==> flow/design.v (excerpt) <==
module alu #(
	parameter DATA_WIDTH = 32,
	parameter INST_WIDTH = 4
)(
	input                   i_clk,
	input                   i_rst_n,
	input  [DATA_WIDTH-1:0] i_data_a,
	input  [DATA_WIDTH-1:0] i_data_b,
	input  [INST_WIDTH-1:0] i_inst,
	input                   i_valid,
	output [DATA_WIDTH-1:0] o_data,
	output                  o_overflow,
	output                  o_valid
);
clock: 12.0 ns
lec_check: 0
abc_area: 1
cap_margin: 10
core_margin: 2
core_utilization: 68
cts_cluster_diameter: 337
cts_cluster_size: 100
slew_margin: 20
run.sh (not shown) runs the stock make flow with config.mk's settings and CLKGATE_MAP_FILE=.
The baseline completed with no timing, DRC or antenna violations.
Rerun with:
- ABC_AREA: 1 -> not set
- CAP_MARGIN: 10 -> 20
- CORE_ASPECT_RATIO: not set -> 1.58
- CORE_UTILIZATION: 68 -> 40
- CTS_CLUSTER_DIAMETER: 337 -> not set
- CTS_CLUSTER_SIZE: 100 -> not set
- GPL_TIMING_DRIVEN: not set -> 0
What happened: The changed run completed, yet does not pass: setup timing. Sequential cell count stays the same. Synthesized cell count is lower by a quarter to a third. Via count drops by roughly a tenth. Die size goes up by well over a third. Maximum frequency is lower by a little under a tenth.
Rerun with:
- CELL_PAD_IN_SITES_DETAIL_PLACEMENT: not set -> 2
- CELL_PAD_IN_SITES_GLOBAL_PLACEMENT: not set -> 3
- CORE_MARGIN: 2 -> 10
- GPL_ROUTABILITY_DRIVEN: not set -> 0
- HOLD_SLACK_MARGIN: not set -> 0.05
- SETUP_SLACK_MARGIN: not set -> 2.99
The new run finished clean.
First-iteration DRC count goes up by about a fifth.
Setup slack improves by 0.44 ns.
Critical path depth rose by 2.
Routed wire length went up by about a fifth.
Rerun with:
- CELL_PAD_IN_SITES_DETAIL_PLACEMENT: 2 -> 1
- CORE_UTILIZATION: 40 -> 47
- SETUP_SLACK_MARGIN: 2.99 -> 2.44
- Now the flow never finished: it broke off in global placement, error GPL-0301
- die area fell by about a fifth
- area after synthesis stays the same
- synthesized cell count is unchanged


alu again, from the RTL that the note above started with.
==> flow/config.mk <==
export PLATFORM = sky130hd
export DESIGN_NAME = alu
export DESIGN_NICKNAME = alu
export VERILOG_FILES = /design/flow/design.v
export SDC_FILE = /design/flow/constraint.sdc
export NUM_CORES = 4
export LEC_CHECK = 0
export CAP_MARGIN = 20
export CORE_MARGIN = 2
export CORE_UTILIZATION = 69
export CTS_CLUSTER_DIAMETER = 375
export CTS_CLUSTER_SIZE = 97
export PLACE_DENSITY = 0.42
export SETUP_SLACK_MARGIN = -0.85
export SLEW_MARGIN = 20
==> flow/constraint.sdc <==
create_clock -name core_clock -period 8.59 [get_ports {i_clk}]
set_input_delay 1.7180 -clock core_clock [delete_from_list [all_inputs] [get_ports {i_clk}]]
set_output_delay 1.7180 -clock core_clock [all_outputs]
set_load 0.01 [all_outputs]
The baseline aborted during global routing (5_1_grt) with GRT-0232.
==> next run, changes <==
- CORE_UTILIZATION: 69 -> 65
- CTS_CLUSTER_DIAMETER: 375 -> not set
- CTS_CLUSTER_SIZE: 97 -> not set
- PLACE_DENSITY: 0.42 -> not set
- SETUP_SLACK_MARGIN: -0.85 -> not set
- clock period: 8.59 -> 9.73 ns (I/O delays scaled with it)
=> The new run finished with setup timing left; area after synthesis does not change; synthesized cell count stays the same; die area went up by 6.0%.
==> next run, changes <==
- CORE_UTILIZATION: 65 -> 57
- SETUP_SLACK_MARGIN: not set -> -0.35
- TNS_END_PERCENT: not set -> 40
- clock period: 9.73 -> 6.47 ns (I/O delays scaled with it)
Effect: The changed run completed and failed the layout checks on setup timing. Design area goes up by 11%. Sequential share of layout area goes down by 0.17 points. Wire length goes up by 12%. Non-clock buffer count goes up by 271. First-iteration DRC count goes down by 0.54%. Via count goes up by about 3.6%. Worst hold slack got worse by 0.65 ns. Synthesized cell count stays the same. Worst setup slack got worse by 2.4 ns. Critical path depth stays the same.


run A:
alu again, from the RTL that the note above started with.
clock: 6.14 ns
lec_check: 0
abc_area: 1
cap_margin: 20
cell_pad_in_sites_global_placement: 0
core_margin: 7
core_utilization: 72
cts_cluster_diameter: 33
cts_cluster_size: 95
gpl_timing_driven: 1
place_density: 0.35
setup_slack_margin: -0.61
slew_margin: 25
tns_end_percent: 25
Run A did not finish: a tool error stopped it during global routing.
Edits applied to the flow inputs when going from run A to run B:
- an added PLACE_DENSITY_LB_ADDON of 0.23
- a change of CORE_MARGIN from 7 to 2
- a deleted ABC_AREA that had been 1
- a change of CTS_CLUSTER_SIZE from 95 to 24
- a deleted PLACE_DENSITY that had been 0.35
- a change of SLEW_MARGIN from 25 to 5
- a change of the clock period (ns, I/O delays scaled along) from 6.14 to 10.9
==> comparison <==
- [run B] flow finished | final checks: failed | reasons: setup timing
- Run B against run A: post-synthesis cell area down 0.0058 mm^2; area figure in the yosys stat output now smaller; last weighted congestion value of the routability-driven placer dropped 2.1%; yosys stat cell total fell by 1790.
- Synthesized cell count in run B vs run A: down 1790
- Sort run A and run B by die size, descending, and run A comes first.
- Area after detailed placement of run B falls short of that of run A by more than 10%.
The inputs of run C differ from those of run B as listed below.
- PLACE_DENSITY_LB_ADDON no longer set, was 0.23
- ABC_AREA now 1, previously not set
- CTS_CLUSTER_SIZE now 95, was 24
- CORE_MARGIN now 7, was 2
- the clock period (ns, I/O delays scaled along) now 6.88, was 10.9
## What came out
- Run C never completed, since it errored out during global routing.
- The number of resized instances in the post-cts repair step of run C is higher than that of run B.
- In run C, the mux share of post-synthesis cell area came out 0.26 points below the value in run B.
- For the cell count after synthesis, run C came in 36% higher than run B did.
- In the floorplan summary, run C is listed with a die area greater than that of run B.
- Overall die width for run C is higher than for run B.
- In run C the global placer's final weighted congestion turned out about 0.9% lower than in run B.
- Compared with run B, run C shows placeable core region higher by 0.0080 mm^2.
#### Input delta (run D over run C)
- a change of CORE_MARGIN from 7 to 2
- a deleted ABC_AREA that had been 1
- a change of SLEW_MARGIN from 5 to 40
- an added PLACE_DENSITY of 0.64
- a change of CTS_CLUSTER_SIZE from 95 to 24
- a change of the clock period (ns, I/O delays scaled along) from 6.88 to 9.82
### Flow results
- The flow ended early for run D: it failed with a tool error in global routing.
- Run C has higher cell row count than run D.
- Looking at share of synthesized area spent on multiplexers, run D sits above run C.
- What run D reported for number of distinct library cells after synthesis has to be multiplied by 0.78 to get the figure for run C.
- Relative to run C, the area fraction in compound gates after synthesis of run D is higher by 3.3 points.
- Taking run D over run C, the placeable core region ratio works out to 0.873.
- Going from run C to run D, area after synthesis -13%, synthesized cell count -1790, chip area in the Yosys report now sits lower, chip height went down about 10%.
- Against run C, run D reports a area of placed instances that is lower.
- Against run C, routability-driven placement congestion ratio in run D rose by a few percent.


The RTL this note starts from:
==> flow/design.v <==
module alu #(
	parameter DATA_WIDTH = 32,
	parameter INST_WIDTH = 4
)(
	input                   i_clk,
	input                   i_rst_n,
	input  [DATA_WIDTH-1:0] i_data_a,
	input  [DATA_WIDTH-1:0] i_data_b,
	input  [INST_WIDTH-1:0] i_inst,
	input                   i_valid,
	output [DATA_WIDTH-1:0] o_data,
	output                  o_overflow,
	output                  o_valid
);
	reg [DATA_WIDTH - 1:0] o_data_r, o_data_w;
	reg o_overflow_r, o_overflow_w;
	reg o_valid_r, o_valid_w;
	reg [2 * DATA_WIDTH - 1:0] o_mul_temp;
	integer i;
	assign o_data = o_data_r;
	assign o_overflow = o_overflow_r;
	assign o_valid = o_valid_r;
	always @(*) begin
		if (i_valid) begin
			case (i_inst)
				4'd0: begin
					o_data_w = i_data_a + i_data_b;
					if (i_data_a[DATA_WIDTH - 1] && i_data_b[DATA_WIDTH - 1] && ~o_data_w[DATA_WIDTH - 1]) begin
						o_overflow_w = 1;
					end
					else if (~i_data_a[DATA_WIDTH - 1] && ~i_data_b[DATA_WIDTH - 1] && o_data_w[DATA_WIDTH - 1]) begin
						o_overflow_w = 1;
					end
					else begin
						o_overflow_w = 0;
					end
					o_valid_w = 1;
				end
				4'd1: begin
					o_data_w = i_data_a - i_data_b;
					if (~i_data_a[DATA_WIDTH - 1] && i_data_b[DATA_WIDTH - 1] && o_data_w[DATA_WIDTH - 1]) begin
						o_overflow_w = 1;
					end
					else if (i_data_a[DATA_WIDTH - 1] && ~i_data_b[DATA_WIDTH - 1] && ~o_data_w[DATA_WIDTH - 1]) begin
						o_overflow_w = 1;
					end
					else begin
						o_overflow_w = 0;
					end
					o_valid_w = 1;
				end
				4'd2: begin
					o_data_w = i_data_a * i_data_b;
					if ((i_data_a[DATA_WIDTH - 1] == i_data_b[DATA_WIDTH - 1]) && o_data_w[DATA_WIDTH - 1]) begin
						o_overflow_w = 1;
					end
					else if ((i_data_a[DATA_WIDTH - 1] != i_data_b[DATA_WIDTH - 1]) && ~o_data_w[DATA_WIDTH - 1]) begin
						o_overflow_w = 1;
					end
					else begin
						o_overflow_w = 0;
					end
					o_valid_w = 1;
				end
				4'd3: begin
					if (~i_data_a[DATA_WIDTH - 1] && i_data_b[DATA_WIDTH - 1]) begin
						o_data_w = i_data_a;
					end
					else if (i_data_a[DATA_WIDTH - 1] && ~i_data_b[DATA_WIDTH - 1]) begin
						o_data_w = i_data_b;
					end
					else if (i_data_a > i_data_b) begin
						o_data_w = i_data_a;
					end
					else begin
						o_data_w = i_data_b;
					end
					o_overflow_w = 0;
					o_valid_w = 1;
				end
				4'd4: begin
					if (~i_data_a[DATA_WIDTH - 1] && i_data_b[DATA_WIDTH - 1]) begin
						o_data_w = i_data_b;
					end
					else if (i_data_a[DATA_WIDTH - 1] && ~i_data_b[DATA_WIDTH - 1]) begin
						o_data_w = i_data_a;
					end
					else if (i_data_a < i_data_b) begin
						o_data_w = i_data_a;
					end
					else begin
						o_data_w = i_data_b;
					end
					o_overflow_w = 0;
					o_valid_w = 1;
				end
				4'd5: begin
					{o_overflow_w, o_data_w} = i_data_a + i_data_b;
					o_valid_w = 1;
				end
				4'd6: begin
					o_data_w = i_data_a - i_data_b;
					if (i_data_a < i_data_b) begin
						o_overflow_w = 1;
					end
					else begin
						o_overflow_w = 0;
					end
					o_valid_w = 1;
				end
				4'd7: begin
					o_mul_temp = i_data_a * i_data_b;
					o_overflow_w = 0;
					for (i = DATA_WIDTH; i < 2 * DATA_WIDTH; i = i + 1) begin
						if (o_mul_temp[i]) begin
							o_overflow_w = 1;
						end
					end
					o_data_w = o_mul_temp[DATA_WIDTH - 1:0];
					o_valid_w = 1;
				end
				4'd8: begin
					if (i_data_a > i_data_b) begin
						o_data_w = i_data_a;
					end
					else begin
						o_data_w = i_data_b;
					end
					o_overflow_w = 0;
					o_valid_w = 1;
				end
				4'd9: begin
					if (i_data_a < i_data_b) begin
						o_data_w = i_data_a;
					end
					else begin
						o_data_w = i_data_b;
					end
					o_overflow_w = 0;
					o_valid_w = 1;
				end
				4'd10: begin
					o_data_w = i_data_a & i_data_b;
					o_overflow_w = 0;
					o_valid_w = 1;
				end
				4'd11: begin
					o_data_w = i_data_a | i_data_b;
					o_overflow_w = 0;
					o_valid_w = 1;
				end
				4'd12: begin
					o_data_w = (i_data_a & ~i_data_b) | (~i_data_a & i_data_b);
					o_overflow_w = 0;
					o_valid_w = 1;
				end
				4'd13: begin
					o_data_w = ~i_data_a;
					o_overflow_w = 0;
					o_valid_w = 1;
				end
				4'd14: begin
					for (i = 0; i < DATA_WIDTH; i = i + 1) begin
						o_data_w[i] = i_data_a[DATA_WIDTH - 1 - i];
					end
					o_overflow_w = 0;
					o_valid_w = 1;
				end
				default: begin
					o_overflow_w = 0;
					o_data_w = 0;
					o_valid_w = 1;
				end
			endcase
		end
		else begin
			o_overflow_w = 0;
			o_data_w = 0;
			o_valid_w = 0;
		end
	end
	always @(posedge i_clk or negedge i_rst_n) begin
		if (~i_rst_n) begin
			o_data_r <= 0;
			o_overflow_r <= 0;
			o_valid_r <= 0;
		end
		else begin
			o_data_r <= o_data_w;
			o_overflow_r <= o_overflow_w;
			o_valid_r <= o_valid_w;
		end
	end
endmodule
clock: 12.9 ns
lec_check: 0
cap_margin: 0
cell_pad_in_sites_global_placement: 0
core_margin: 5
core_utilization: 64
cts_cluster_diameter: 342
cts_cluster_size: 95
gpl_timing_driven: 0
hold_slack_margin: -0.08
place_density_lb_addon: 0.23
slew_margin: 10
tns_end_percent: 25
The first run ran to the end with violations: capacitance limit, slew limit, setup timing.
Next try:
- CAP_MARGIN: 0 -> 20
- CELL_PAD_IN_SITES_GLOBAL_PLACEMENT: 0 -> default
- CORE_MARGIN: 5 -> 2
- CORE_UTILIZATION: 64 -> 40
- CTS_CLUSTER_DIAMETER: 342 -> default
- CTS_CLUSTER_SIZE: 95 -> default
- GPL_TIMING_DRIVEN: 0 -> default
- HOLD_SLACK_MARGIN: -0.08 -> default
- PLACE_DENSITY_LB_ADDON: 0.23 -> default
- SLEW_MARGIN: 10 -> 20
- TNS_END_PERCENT: 25 -> default
- clock period: 12.9 -> 11.8 ns (I/O delays scaled with it)
After rerunning:
- The new run completed without violations
- count of clock-buffer cells in the layout does not change
- via count is lower by 9.9%
- setup slack gets better by 680 ps
- sequential share of layout area is about the same
Next try:
- CORE_UTILIZATION: 40 -> 70
- SETUP_SLACK_MARGIN: default -> 0.17
- clock period: 11.8 -> 10.2 ns (I/O delays scaled with it)
Effect: Now the flow stopped in global routing, error GRT-0232; die area goes down by well over a third; synthesized cell count does not change; synthesized area does not change.


RTL: the design.v shown in full above, as it stands there.
==> flow/config.mk <==
export PLATFORM = sky130hd
export DESIGN_NAME = alu
export DESIGN_NICKNAME = alu
export VERILOG_FILES = /design/flow/design.v
export SDC_FILE = /design/flow/constraint.sdc
export NUM_CORES = 4
export LEC_CHECK = 0
export ABC_AREA = 1
export CAP_MARGIN = 35
export CORE_ASPECT_RATIO = 1.59
export CORE_MARGIN = 2
export CORE_UTILIZATION = 61
export GPL_ROUTABILITY_DRIVEN = 1
export GPL_TIMING_DRIVEN = 0
export PLACE_DENSITY = 0.74
export SETUP_SLACK_MARGIN = 1.3
export SLEW_MARGIN = 20
export TNS_END_PERCENT = 20
==> flow/constraint.sdc <==
create_clock -name core_clock -period 13.9 [get_ports {i_clk}]
set_input_delay 2.7800 -clock core_clock [delete_from_list [all_inputs] [get_ports {i_clk}]]
set_output_delay 2.7800 -clock core_clock [all_outputs]
set_load 0.01 [all_outputs]
==> next run, changes <==
- ABC_AREA: 1 -> unset
- CAP_MARGIN: 35 -> 20
- CORE_ASPECT_RATIO: 1.59 -> unset
- CORE_UTILIZATION: 61 -> 68
- GPL_ROUTABILITY_DRIVEN: 1 -> unset
- GPL_TIMING_DRIVEN: 0 -> unset
- PLACE_DENSITY: 0.74 -> unset
- SETUP_SLACK_MARGIN: 1.3 -> 1.36
- TNS_END_PERCENT: 20 -> unset
- clock period: 13.9 -> 10.5 ns (I/O delays scaled with it)
Outcome: Now the flow stopped in global routing with GRT-0232; synthesized cell count shrinks by 27%; die size fell by 21%; area after synthesis decreases by 13%.
==> next run, changes <==
- CORE_UTILIZATION: 68 -> 51
- SETUP_SLACK_MARGIN: 1.36 -> 1.91
- clock period: 10.5 -> 6.47 ns (I/O delays scaled with it)
Outcome:
- The changed run finished but failed the layout checks on setup timing
- die area increases by 33%
- area after synthesis is unchanged
- synthesized cell count stays the same
==> next run, changes <==
- CORE_UTILIZATION: 51 -> 68
- SETUP_SLACK_MARGIN: 1.91 -> -0.73
- clock period: 6.47 -> 9.42 ns (I/O delays scaled with it)
What happened: The changed run reached the layout checks and failed them: setup timing. Routed wire length drops by about 4.4%. Worst hold slack is better by 0.58 ns. Design area fell by 12%. Worst setup slack improved by 1.9 ns. Die area shrinks by 25%. Sequential share of layout area came out higher by 0.20 points. Flip-flop count is unchanged. Cell count is lower by about 8%. Count of clock-buffer cells in the layout falls by 1. Synthesized cell count does not change.
